alpha:
==> flow/design.v (excerpt) <==
module triangle(clk, reset, nt, xi, yi, busy, po, xo, yo);
input        clk, reset, nt;
input  [2:0] xi, yi;
output       busy, po;
output [2:0] xo, yo;
reg busy, po;
reg [4:0] state, next_state;  
reg [6:0] x_cor[0:2];         
reg [6:0] y_cor[0:2];         
reg [1:0] s0_count;           
reg s1_count;                 
reg s2_count;                 
reg s7_count;                 
reg [4:0] horiz;              
reg [3:0] out_count;          
reg signed [8:0] a[0:1];      
reg signed [8:0] b[0:1];      
reg signed [8:0] c[0:1];      
reg [3:0] ep, save_ep;        
reg signed [7:0] value;       
reg [1:0] o_idx;              
reg [2:0] xo, yo;             
reg loc;                      
reg [3:0] start;              
parameter s0=5'd0,s1=5'd1,s2=5'd2,s3=5'd3,s4=5'd4,s5=5'd5,s6=5'd6,s7=5'd7;
integer i,j;
always @(posedge clk or posedge reset)begin
    if(reset) state<=s0;
    else state<=next_state;
end
always @(*)begin
    case(state)
        s0:next_state=(s0_count==2'd3)?s1:s0;
        s1:next_state=(s1_count==1'b1)?s2:s1;
        s2:next_state=(out_count==y_cor[0]||out_count==y_cor[1]||out_count==y_cor[2])?s5:((s2_count==1'b1)?((value==8'd0)?s5:((value[7]==1'b0)?s3:s4)):s2);
        s3:next_state=(o_idx==2'd2)?s5:s2;
        s4:next_state=(o_idx==2'd1)?s5:s2;
  ...
Settings: LEC_CHECK=0, ABC_AREA=1, CAP_MARGIN=20, CORE_ASPECT_RATIO=1.42, CORE_MARGIN=2, CORE_UTILIZATION=72, CTS_CLUSTER_DIAMETER=366, CTS_CLUSTER_SIZE=10, SLEW_MARGIN=20, TNS_END_PERCENT=5; clock period 1.2 ns.
run.sh (not shown) runs the stock make flow with config.mk's settings and CLKGATE_MAP_FILE=.
alpha got as far as 5_1_grt, where a tool error ended the run.
## Diff of input files: beta against alpha
Settings: TNS_END_PERCENT no longer set, was 5; SETUP_SLACK_MARGIN now -0.09, previously not set; PLACE_DENSITY_LB_ADDON now 0.19, previously not set; CTS_CLUSTER_SIZE no longer set, was 10; CTS_CLUSTER_DIAMETER no longer set, was 366; CORE_ASPECT_RATIO no longer set, was 1.42; the clock period (ns, I/O delays scaled along) now 3.94, was 1.2.
==> comparison <==
beta vs. alpha: post-CTS setup-driven buffer insertion count went up by 2.
beta has final weighted congestion of routability-driven global placement above what alpha had.
Compare alpha and beta | horizontal die dimension higher: beta
beta finished all stages; layout check result: FAIL, due to negative setup slack.
alpha did not run to completion, as it errored out during 5_1_grt.
Input-level comparison between gamma and beta:
Settings: SETUP_SLACK_MARGIN now 0.88, was -0.09; CTS_CLUSTER_DIAMETER now 53, previously not set; PLACE_DENSITY_LB_ADDON no longer set, was 0.19; the clock period (ns, I/O delays scaled along) now 3.42, was 3.94.
[summary]
When gamma is measured against beta, its placement-stage cell area turns out 2.4% higher.
gamma vs. beta: detailed-routed wire length on met2 higher, count of filler cells inserted in the layout lower, non-clock buffer instance count of the final layout higher, clock distribution area overhead in the final layout roughly the same.
In terms of worst clock skew on the final layout, gamma and beta differ only marginally.
From the logs: gamma reached the end of the flow and failed the layout checks with negative setup slack.
Final checks on beta, whose flow otherwise completed, came back failing, citing negative setup slack.
Cmp gamma and beta / period utilization / higher: gamma
After detailed routing, beta needs less wire than gamma.
[compare] base=beta new=gamma: clock-buffer cell count dropped 1, met1 layer wirelength in the final routing shows an increase of about 15%, routed wirelength normalized by instance count picked up an extra 36%.
The inputs of delta differ from those of gamma as listed below.
Settings: an added TNS_END_PERCENT of 5; a change of CTS_CLUSTER_DIAMETER from 53 to 366; a deleted SETUP_SLACK_MARGIN that had been 0.88; an added CTS_CLUSTER_SIZE of 99; a change of the clock period (ns, I/O delays scaled along) from 3.42 to 1.39.
## What came out
From the logs: delta reached the end of the flow and failed the layout checks with negative setup slack. Cell count is lower on gamma. Where wire length after detailed routing is concerned, gamma is better than delta. Of the two values seen for path class of the lowest-slack min-delay path, reg2reg was produced by gamma and in2async by delta. delta vs gamma: number of buffers added for setup after CTS down in delta. Side by side, power turned out higher in delta than in gamma. For the data required time of the critical path, delta came in 2.04 ns lower than gamma did.

* * *

v53:
triangle again, from the RTL that the note above started with.
make LEC_CHECK=0 ABC_AREA=1 CAP_MARGIN=20 CORE_MARGIN=7 CORE_UTILIZATION=43 GPL_TIMING_DRIVEN=0 MAX_ROUTING_LAYER=met4 MIN_ROUTING_LAYER=met2 PLACE_DENSITY_LB_ADDON=0.15 SETUP_SLACK_MARGIN=0.7 SLEW_MARGIN=15 TNS_END_PERCENT=100 finish   # period 2.68 ns
To summarise v53: no stage aborted, but the layout did not pass its checks, failing on setup timing.
Here is what was changed in the inputs of v10 compared with v53.
- GPL_TIMING_DRIVEN: 0 -> unset
- CORE_MARGIN: 7 -> 2
- TNS_END_PERCENT: 100 -> unset
- SETUP_SLACK_MARGIN: 0.7 -> unset
- MIN_ROUTING_LAYER: met2 -> unset
- PLACE_DENSITY_LB_ADDON: 0.15 -> unset
- MAX_ROUTING_LAYER: met4 -> unset
- SLEW_MARGIN: 15 -> 20
- CORE_UTILIZATION: 43 -> 40
- ABC_AREA: 1 -> unset
- the clock period (ns, I/O delays scaled along): 2.68 -> 4.74
[summary]
- The flow did not stop early for v10: all stages ran, and the layout cleared the timing, design-rule and antenna checks.
- When v10 is set beside v53, its total power after layout turns out to be 26% smaller.
- Against v53, v10 comes in about 5% lower on synthesized area.
- Measured against each other, v10 and v53 differ in worst-case register-to-register setup slack, the lower figure coming from v53.
- In the flow results for v10 and v53, the share of the cycle needed by the critical path after routing is larger on v53.
- Global-route usage in v10 vs v53: down 15 points
Input changes introduced in v12 (baseline for comparison: v10):
- CORE_UTILIZATION: 40 -> 68
- SETUP_SLACK_MARGIN: unset -> 0.96
- the clock period (ns, I/O delays scaled along): 4.74 -> 3.31
Notes after the runs:
In v12 the implementation ran to completion but is not tape-out ready, as the final checks report setup timing. v10 | status: complete | timing, DRC, antenna: pass. Diff v10 -> v12: cell area went up by about 21%; sequential group share of total power went down 5.9 points; sequential share of layout area now smaller. The final reports for v12 and v10 show switching power higher in the former. Between v10 and v12, the difference in worst setup skew after layout is negligible.
--- input diff v12..v16 ---
- SETUP_SLACK_MARGIN: 0.96 -> unset
- CTS_CLUSTER_SIZE: unset -> 30
- PLACE_DENSITY: unset -> 0.82
- CORE_UTILIZATION: 68 -> 72
- ABC_AREA: unset -> 1
- the clock period (ns, I/O delays scaled along): 3.31 -> 4.16
Findings:
- The layout from v16, despite a flow that completed every stage, fails the layout checks, with the failing checks listed as setup timing.
- On v16: part of the power in registers is 15 points higher than what v12 gave.
- Summary — combinational share of power, v16 relative to v12: lower, by 29 points.
- v12 → v16: global-route met3 utilization down 2.9 points; AND-OR/OR-AND share of the synthesized area down 0.23 points.
- Reported for v12 and v16, register bit total from synthesis turned out identical to the last digit.
- v16 vs. v12: fraction of synthesized cell area in xor and xnor cells down 3.4 points, maximum cell stage delay along the critical path went down by 0.04 ns, share of the cycle needed by the critical path after routing down 33 points.
- Looking at power, v16 sits about 45% below v12.
- Number of setup violations in the final report was higher in the run labelled v12.

* * *

== run A ==
Starting RTL as in the previous note.
Settings: LEC_CHECK=0, ABC_AREA=0, CAP_MARGIN=20, CORE_MARGIN=7, CORE_UTILIZATION=43, GPL_TIMING_DRIVEN=0, MAX_ROUTING_LAYER=met4, MIN_ROUTING_LAYER=met2, PLACE_DENSITY_LB_ADDON=0.15, SETUP_SLACK_MARGIN=0.7, SLEW_MARGIN=15, TNS_END_PERCENT=100; clock period 2.68 ns.
What the final checks of run A revealed, after a flow that finished every stage, was a layout that fails on DRC, setup timing.
Modified inputs, run B compared to run A
==> flow/config.mk <==
export PLATFORM = sky130hd
export DESIGN_NAME = triangle
export DESIGN_NICKNAME = triangle
export VERILOG_FILES = /design/flow/design.v
export SDC_FILE = /design/flow/constraint.sdc
export NUM_CORES = 4
export LEC_CHECK = 0
export CAP_MARGIN = 20
export CORE_MARGIN = 2
export CORE_UTILIZATION = 72
export SLEW_MARGIN = 20
==> flow/constraint.sdc <==
create_clock -name core_clock -period 5.44 [get_ports {clk}]
set_input_delay 1.0880 -clock core_clock [delete_from_list [all_inputs] [get_ports {clk}]]
set_output_delay 1.0880 -clock core_clock [all_outputs]
set_load 0.01 [all_outputs]
Results
- Although run A finished all stages, its layout failed final checks on DRC, setup timing.
- Run B: flow completed, timing, DRC and antenna clean
- Relative to run A, final routed wirelength across all metal layers decreased by 6000 um in run B.
- Comparing run A and run B, the lower first-iteration DRC count was measured on run B.
- Cell area: run A and run B compared, lower one is run B
- Lower buffering stage count on the worst path with inverters included was reported by run B, not run A.
- Compared with run A, run B shows a lower combinational gate area.
- In the final design statistics, run B uses fewer standard cells in total than run A.
Setup changes, run B to run C
diff --git a/flow/config.mk b/flow/config.mk
--- a/flow/config.mk
+++ b/flow/config.mk
@@ -7,2 +7,3 @@
 export LEC_CHECK = 0
+export ABC_AREA = 1
 export CAP_MARGIN = 20
@@ -10,2 +11,3 @@
 export CORE_UTILIZATION = 72
+export SETUP_SLACK_MARGIN = 0.94
 export SLEW_MARGIN = 20
==> flow/constraint.sdc <==
create_clock -name core_clock -period 5.04 [get_ports {clk}]
set_input_delay 1.0080 -clock core_clock [delete_from_list [all_inputs] [get_ports {clk}]]
set_output_delay 1.0080 -clock core_clock [all_outputs]
set_load 0.01 [all_outputs]
Notes after the runs:
- Between run C and run B, the overall overflow remaining after global route figures differ only marginally.
- Compared with run B, run C shows synthesized instance count that has gone up by more than a quarter.
- Relative to run B, power has decreased by 9.3% in run C.
- Area occupied by registers: run C > run B
Setup changes, run C to run D
diff --git a/flow/config.mk b/flow/config.mk
--- a/flow/config.mk
+++ b/flow/config.mk
@@ -11,3 +11,4 @@
 export CORE_UTILIZATION = 72
-export SETUP_SLACK_MARGIN = 0.94
+export CTS_CLUSTER_SIZE = 30
+export PLACE_DENSITY = 0.37
 export SLEW_MARGIN = 20
==> flow/constraint.sdc <==
create_clock -name core_clock -period 3.94 [get_ports {clk}]
set_input_delay 0.7880 -clock core_clock [delete_from_list [all_inputs] [get_ports {clk}]]
set_output_delay 0.7880 -clock core_clock [all_outputs]
set_load 0.01 [all_outputs]
## What came out
In run D the implementation ran to completion but is not tape-out ready, as the final checks report setup timing.
Between run C and run D, the flow reports number of global-route vias before repair increasing by a few percent.
Between run C and run D, the flow reports global-route wire length before repair increasing slightly.
On routed wire length, run D does worse than run C.
Register area across run C and run D: no real change.
Compared with run C, run D shows total power that has gone up by more than 10%.
Clock buffer and inverter area fraction after layout (higher): run C
Re via count: run C and run D aren't equal, and the lower value belongs to run C.
Relative to run C, number of setup violations in the final report increased by 6 in run D.
[inputs] run E vs run D
diff --git a/flow/config.mk b/flow/config.mk
--- a/flow/config.mk
+++ b/flow/config.mk
@@ -7,8 +7,5 @@
 export LEC_CHECK = 0
-export ABC_AREA = 1
 export CAP_MARGIN = 20
 export CORE_MARGIN = 2
-export CORE_UTILIZATION = 72
-export CTS_CLUSTER_SIZE = 30
-export PLACE_DENSITY = 0.37
+export CORE_UTILIZATION = 40
 export SLEW_MARGIN = 20
==> flow/constraint.sdc <==
create_clock -name core_clock -period 5.0 [get_ports {clk}]
set_input_delay 1.0000 -clock core_clock [delete_from_list [all_inputs] [get_ports {clk}]]
set_output_delay 1.0000 -clock core_clock [all_outputs]
set_load 0.01 [all_outputs]
Notes after the runs:
Of run D and run E, just one finished clean: run E. The sequential share of power in run E was lower than what run D gave. Per the comparison of run E with run D, maximum clock frequency fell about 3.7%; vertical die size rose about 30%; sum of internal, switching and leakage power about even; met3 usage fell 1.4 points; number of logic inverters in the finished layout fell 121.
> inputs changed (run E -> run F)
diff --git a/flow/config.mk b/flow/config.mk
--- a/flow/config.mk
+++ b/flow/config.mk
@@ -7,5 +7,10 @@
 export LEC_CHECK = 0
+export ABC_AREA = 0
 export CAP_MARGIN = 20
 export CORE_MARGIN = 2
-export CORE_UTILIZATION = 40
-export SLEW_MARGIN = 20
+export CORE_UTILIZATION = 43
+export CTS_CLUSTER_DIAMETER = 293
+export CTS_CLUSTER_SIZE = 100
+export HOLD_SLACK_MARGIN = -0.05
+export PLACE_DENSITY = 0.89
+export SLEW_MARGIN = 5
Findings:
- Part of the power in the clock network: run F vs run E down 0.5 points
- In run F relative to run E, vertical die dimension had gone down by a few percent.
- Diff run E -> run F | cell count after placement | decrease of 42

* * *

The RTL this note starts from:
==> flow/design.v <==
`timescale 100ps/10ps
module triangle(clk, reset, nt, xi, yi, busy, po, xo, yo);
input        clk, reset, nt;
input  [2:0] xi, yi;
output       busy, po;
output [2:0] xo, yo;
reg busy, po;
reg [4:0] state, next_state;  
reg [6:0] x_cor[0:2];         
reg [6:0] y_cor[0:2];         
reg [1:0] s0_count;           
reg s1_count;                 
reg s2_count;                 
reg s7_count;                 
reg [4:0] horiz;              
reg [3:0] out_count;          
reg signed [8:0] a[0:1];      
reg signed [8:0] b[0:1];      
reg signed [8:0] c[0:1];      
reg [3:0] ep, save_ep;        
reg signed [7:0] value;       
reg [1:0] o_idx;              
reg [2:0] xo, yo;             
reg loc;                      
reg [3:0] start;              
parameter s0=5'd0,s1=5'd1,s2=5'd2,s3=5'd3,s4=5'd4,s5=5'd5,s6=5'd6,s7=5'd7;
integer i,j;
always @(posedge clk or posedge reset)begin
    if(reset) state<=s0;
    else state<=next_state;
end
always @(*)begin
    case(state)
        s0:next_state=(s0_count==2'd3)?s1:s0;
        s1:next_state=(s1_count==1'b1)?s2:s1;
        s2:next_state=(out_count==y_cor[0]||out_count==y_cor[1]||out_count==y_cor[2])?s5:((s2_count==1'b1)?((value==8'd0)?s5:((value[7]==1'b0)?s3:s4)):s2);
        s3:next_state=(o_idx==2'd2)?s5:s2;
        s4:next_state=(o_idx==2'd1)?s5:s2;
        s5:next_state=(out_count==y_cor[0]||out_count==y_cor[2])?s6:((loc==1'b0)?((out_count==y_cor[1])?((start==x_cor[1])?s6:s5):((start==ep)?s6:s5)):((start==x_cor[0])?s6:s5));
        s6:next_state=(out_count==y_cor[2])?s7:s2;
        s7:next_state=(s7_count==1'b1)?s0:s7;
        default:next_state=s0;
    endcase
end
always @(posedge clk or posedge reset)begin
    if(reset) busy<=1'b0;
    else begin
        if(state==s7&&s7_count==1'b1) busy<=1'b0;
        else if(state==s0&&s0_count==2'd0&&nt==1'b0) busy<=1'b0;
        else busy<=1'b1;
    end
end
always @(posedge clk or posedge reset)begin
    if(reset) s0_count<=2'd0;
    else begin
        if(state==s7) s0_count<=2'd0;
        else if(state==s0&&s0_count==2'd0&&nt==1'b0) s0_count<=2'd0;
        else s0_count<=s0_count+2'd1;
    end
end
always @(posedge clk or posedge reset)begin
    if(reset)begin
        s1_count<=1'b0;
    end
    else begin
        if(state==s1) s1_count<=1'b1;
        else s1_count<=1'b0;
    end
end
always @(posedge clk or posedge reset)begin
    if(reset)begin
        s2_count<=1'b0;
    end
    else begin
        if(state==s2) s2_count<=1'b1;
        else s2_count<=1'b0;
    end
end
always @(posedge clk or posedge reset)begin
    if(reset)begin
        s7_count<=1'b0;
    end
    else begin
        if(state==s7) s7_count<=1'b1;
        else s7_count<=1'b0;
    end
end
always @(posedge clk or posedge reset)begin
    if(reset)begin
        loc<=1'b0;
    end
    else begin
        if(state==s1)begin
            if(x_cor[1]>x_cor[0]) loc<=1'b0;
            else loc<=1'b1;
        end
    end
end
always @(posedge clk or posedge reset)begin
    if(reset)begin
        for(i=0;i<2;i=i+1)begin
            a[i]<=9'd0;
        end
    end
    else begin
        case(state)
            s1:begin
                if(loc==1'b0)begin
                    a[0]<=($signed(y_cor[1])-$signed(y_cor[0]));
                    a[1]<=($signed(y_cor[2])-$signed(y_cor[1]));
                end
                else begin
                    a[0]<=($signed(y_cor[1])-$signed(y_cor[0]));
                    a[1]<=(~($signed(y_cor[2])-$signed(y_cor[1])))+9'd1;
                end
            end
        endcase
    end
end
always @(posedge clk or posedge reset)begin
    if(reset)begin
        for(i=0;i<2;i=i+1)begin
            b[i]<=9'd0;
        end
    end
    else begin
        case(state)
            s1:begin
                if(loc==1'b0)begin
                    b[0]<=(~($signed(x_cor[1])-$signed(x_cor[0])))+9'd1;
                    b[1]<=(~($signed(x_cor[2])-$signed(x_cor[1])))+9'd1;
                end
                else begin
                    b[0]<=(~($signed(x_cor[1])-$signed(x_cor[0])))+9'd1;
                    b[1]<=($signed(x_cor[2])-$signed(x_cor[1]));
                end
            end
        endcase
    end
end
always @(posedge clk or posedge reset)begin
    if(reset)begin
        for(i=0;i<2;i=i+1)begin
            c[i]<=9'd0;
        end
    end
    else begin
        case(state)
            s1:begin
                if(loc==1'b0)begin
                    c[0]<=($signed(y_cor[0]*x_cor[1])-$signed(y_cor[1]*x_cor[0]));
                    c[1]<=($signed(y_cor[1]*x_cor[2])-$signed(y_cor[2]*x_cor[1]));
                end
                else begin
                    c[0]<=($signed(y_cor[0]*x_cor[1])-$signed(y_cor[1]*x_cor[0]));
                    c[1]<=(~($signed(y_cor[1]*x_cor[2])-$signed(y_cor[2]*x_cor[1])))+9'd1;
                end
            end
        endcase
    end
end
always @(posedge clk or posedge reset)begin
    if(reset)begin
        for(i=0;i<3;i=i+1)begin
            x_cor[i]<=7'd0;
        end
    end
    else begin
        case(state)
            s0:begin
                x_cor[s0_count]<=xi;
            end
        endcase
    end
end
always @(posedge clk or posedge reset)begin
    if(reset)begin
        for(i=0;i<3;i=i+1)begin
            y_cor[i]<=7'd0;
        end
    end
    else begin
        case(state)
            s0:begin
                y_cor[s0_count]<=yi;
            end
        endcase
    end
end
always @(posedge clk or posedge reset)begin
    if(reset) begin
        horiz<=5'd0;
    end
    else begin
        case(state)
            s1:begin
                horiz<=(x_cor[1]-x_cor[0]);
            end
        endcase
    end
end
always @(posedge clk or posedge reset)begin
    if(reset)begin
        out_count<=4'd0;
    end
    else begin
        case(state)
            s1:out_count<=y_cor[0];
            s6:out_count<=out_count+4'd1;
        endcase
    end
end
always @(posedge clk or posedge reset)begin
    if(reset)begin
        ep<=4'd0;
    end
    else begin
        if(loc==1'b0)begin
            if(state==s6) ep<=save_ep;
            else if(state==s3)begin
                if(out_count<y_cor[1])begin
                    if(o_idx==2'd2) ep<=ep;
                    else ep<=ep+4'd1;
                end
                else ep<=ep-4'd1;
            end
            else if(state==s4)begin
                if(out_count<y_cor[1]) ep<=ep-4'd1;
                else begin
                    if(o_idx==2'd1) ep<=ep;
                    else ep<=ep+4'd1;
                end
            end
            else ep<=ep;
        end
        else begin
            if(state==s6) ep<=save_ep;
            else if(state==s3)begin
                if(out_count<y_cor[1])begin
                    if(o_idx==2'd2) ep<=ep;
                    else ep<=ep-4'd1;
                end
                else ep<=ep+4'd1;
            end
            else if(state==s4)begin
                if(out_count<y_cor[1]) ep<=ep+4'd1;
                else begin
                    if(o_idx==2'd1) ep<=ep;
                    else ep<=ep-4'd1;
                end
            end
            else ep<=ep;
        end
    end
end
always @(posedge clk or posedge reset)begin
    if(reset)begin
        o_idx<=2'd0;
    end
    else begin
        if(state==s3) o_idx<=2'd1;
        else if(state==s4) o_idx<=2'd2;
        else if(state==s5) o_idx<=2'd0;
    end
end
always @(posedge clk or posedge reset)begin
    if(reset)begin
        save_ep<=4'd0;
    end
    else begin
        if(state==s1) save_ep<=(x_cor[0]+x_cor[1])>>1;
    end
end
always @(posedge clk or posedge reset)begin
    if(reset)begin
        value<=8'd0;
    end
    else begin
        if(state==s2) begin
            if(out_count==y_cor[0]||out_count==y_cor[1]||out_count==y_cor[2]) value<=8'd0;
            else if(out_count<y_cor[1]) begin
                value<=(a[0]*$signed(ep))+(b[0]*$signed(out_count))+c[0];
            end
            else begin
                value<=(a[1]*$signed(ep))+(b[1]*$signed(out_count))+c[1];
            end
        end
    end
end
always @(posedge clk or posedge reset)begin
    if(reset) po<=1'b0;
    else if(state==s5) po<=1'b1;
    else po<=1'b0;
end
always @(posedge clk)begin
    if(state==s5) start<=start+4'd1;
    else begin
        if(loc==1'b0) start<=x_cor[0];
        else begin
            if(out_count==y_cor[1]) start<=x_cor[1];
            else start<=ep;
        end
    end
end
always @(posedge clk or posedge reset)begin
    if(reset)begin
        xo<=3'd0;
    end
    else begin
        if(state==s5)begin
            if(out_count==y_cor[0]) xo<=x_cor[0];
            else if(out_count==y_cor[2]) xo<=x_cor[2];
            else xo<=start;
        end
    end
end
always @(posedge clk or posedge reset)begin
    if(reset)begin
        yo<=3'd0;
    end
    else begin
        if(state==s5)begin
            if(out_count==y_cor[0]) yo<=y_cor[0];
            else if(out_count==y_cor[2]) yo<=y_cor[2];
            else yo<=out_count;
        end
    end
end
endmodule
clock: 2.75 ns
lec_check: 0
abc_area: 1
cap_margin: 40
core_aspect_ratio: 1.14
core_margin: 2
core_utilization: 72
cts_cluster_diameter: 53
cts_cluster_size: 14
place_density_lb_addon: 0.06
setup_slack_margin: 0.81
slew_margin: 40
The starting point failed in global routing.
Change:
CAP_MARGIN = 20   (was 40)
CORE_ASPECT_RATIO = not set   (was 1.14)
CTS_CLUSTER_DIAMETER = not set   (was 53)
CTS_CLUSTER_SIZE = 15   (was 14)
PLACE_DENSITY_LB_ADDON = 0.02   (was 0.06)
SETUP_SLACK_MARGIN = 0.24   (was 0.81)
SLEW_MARGIN = 20   (was 40)
Result: The new run produced a layout that fails on setup timing; area after synthesis does not change; die area barely changes; synthesized cell count does not change.
Change:
CAP_MARGIN = 5   (was 20)
CORE_ASPECT_RATIO = 1.21   (was not set)
CTS_CLUSTER_DIAMETER = 53   (was not set)
CTS_CLUSTER_SIZE = 14   (was 15)
PLACE_DENSITY_LB_ADDON = 0.06   (was 0.02)
SETUP_SLACK_MARGIN = 0.81   (was 0.24)
SLEW_MARGIN = 40   (was 20)
What happened: The changed run died in global routing (GRT-0232). Synthesized area does not change. Synthesized cell count does not change. Die area hardly moves.
Change:
CAP_MARGIN = 0   (was 5)
CORE_ASPECT_RATIO = 1.39   (was 1.21)
CORE_MARGIN = 3   (was 2)
CTS_CLUSTER_DIAMETER = 304   (was 53)
The changed run aborted during global routing with DPL-0038.
Area after synthesis is unchanged.
Synthesized cell count stays the same.
Die area climbs by about 3.4%.
Change:
CORE_MARGIN = 2   (was 3)
CTS_CLUSTER_DIAMETER = 34   (was 304)
CTS_CLUSTER_SIZE = 19   (was 14)
PLACE_DENSITY_LB_ADDON = 0.15   (was 0.06)
SETUP_SLACK_MARGIN = not set   (was 0.81)
SLEW_MARGIN = 0   (was 40)
clock period = 2.63 ns   (was 2.75 ns; I/O delays follow)
This time the run completed and failed the layout checks on setup timing.
Area after synthesis is unchanged.
Die area falls by 3.2%.
Synthesized cell count does not change.
Change:
CAP_MARGIN = 20   (was 0)
CORE_ASPECT_RATIO = not set   (was 1.39)
CTS_CLUSTER_DIAMETER = 29   (was 34)
CTS_CLUSTER_SIZE = 30   (was 19)
PLACE_DENSITY = 0.37   (was not set)
PLACE_DENSITY_LB_ADDON = not set   (was 0.15)
The new run ran to the end with violations: setup timing.
Worst setup slack gains 0.31 ns.
Global-route usage is lower by 3.4 points.
Flip-flop count stays the same.
Power and IR drop assume default switching activity.
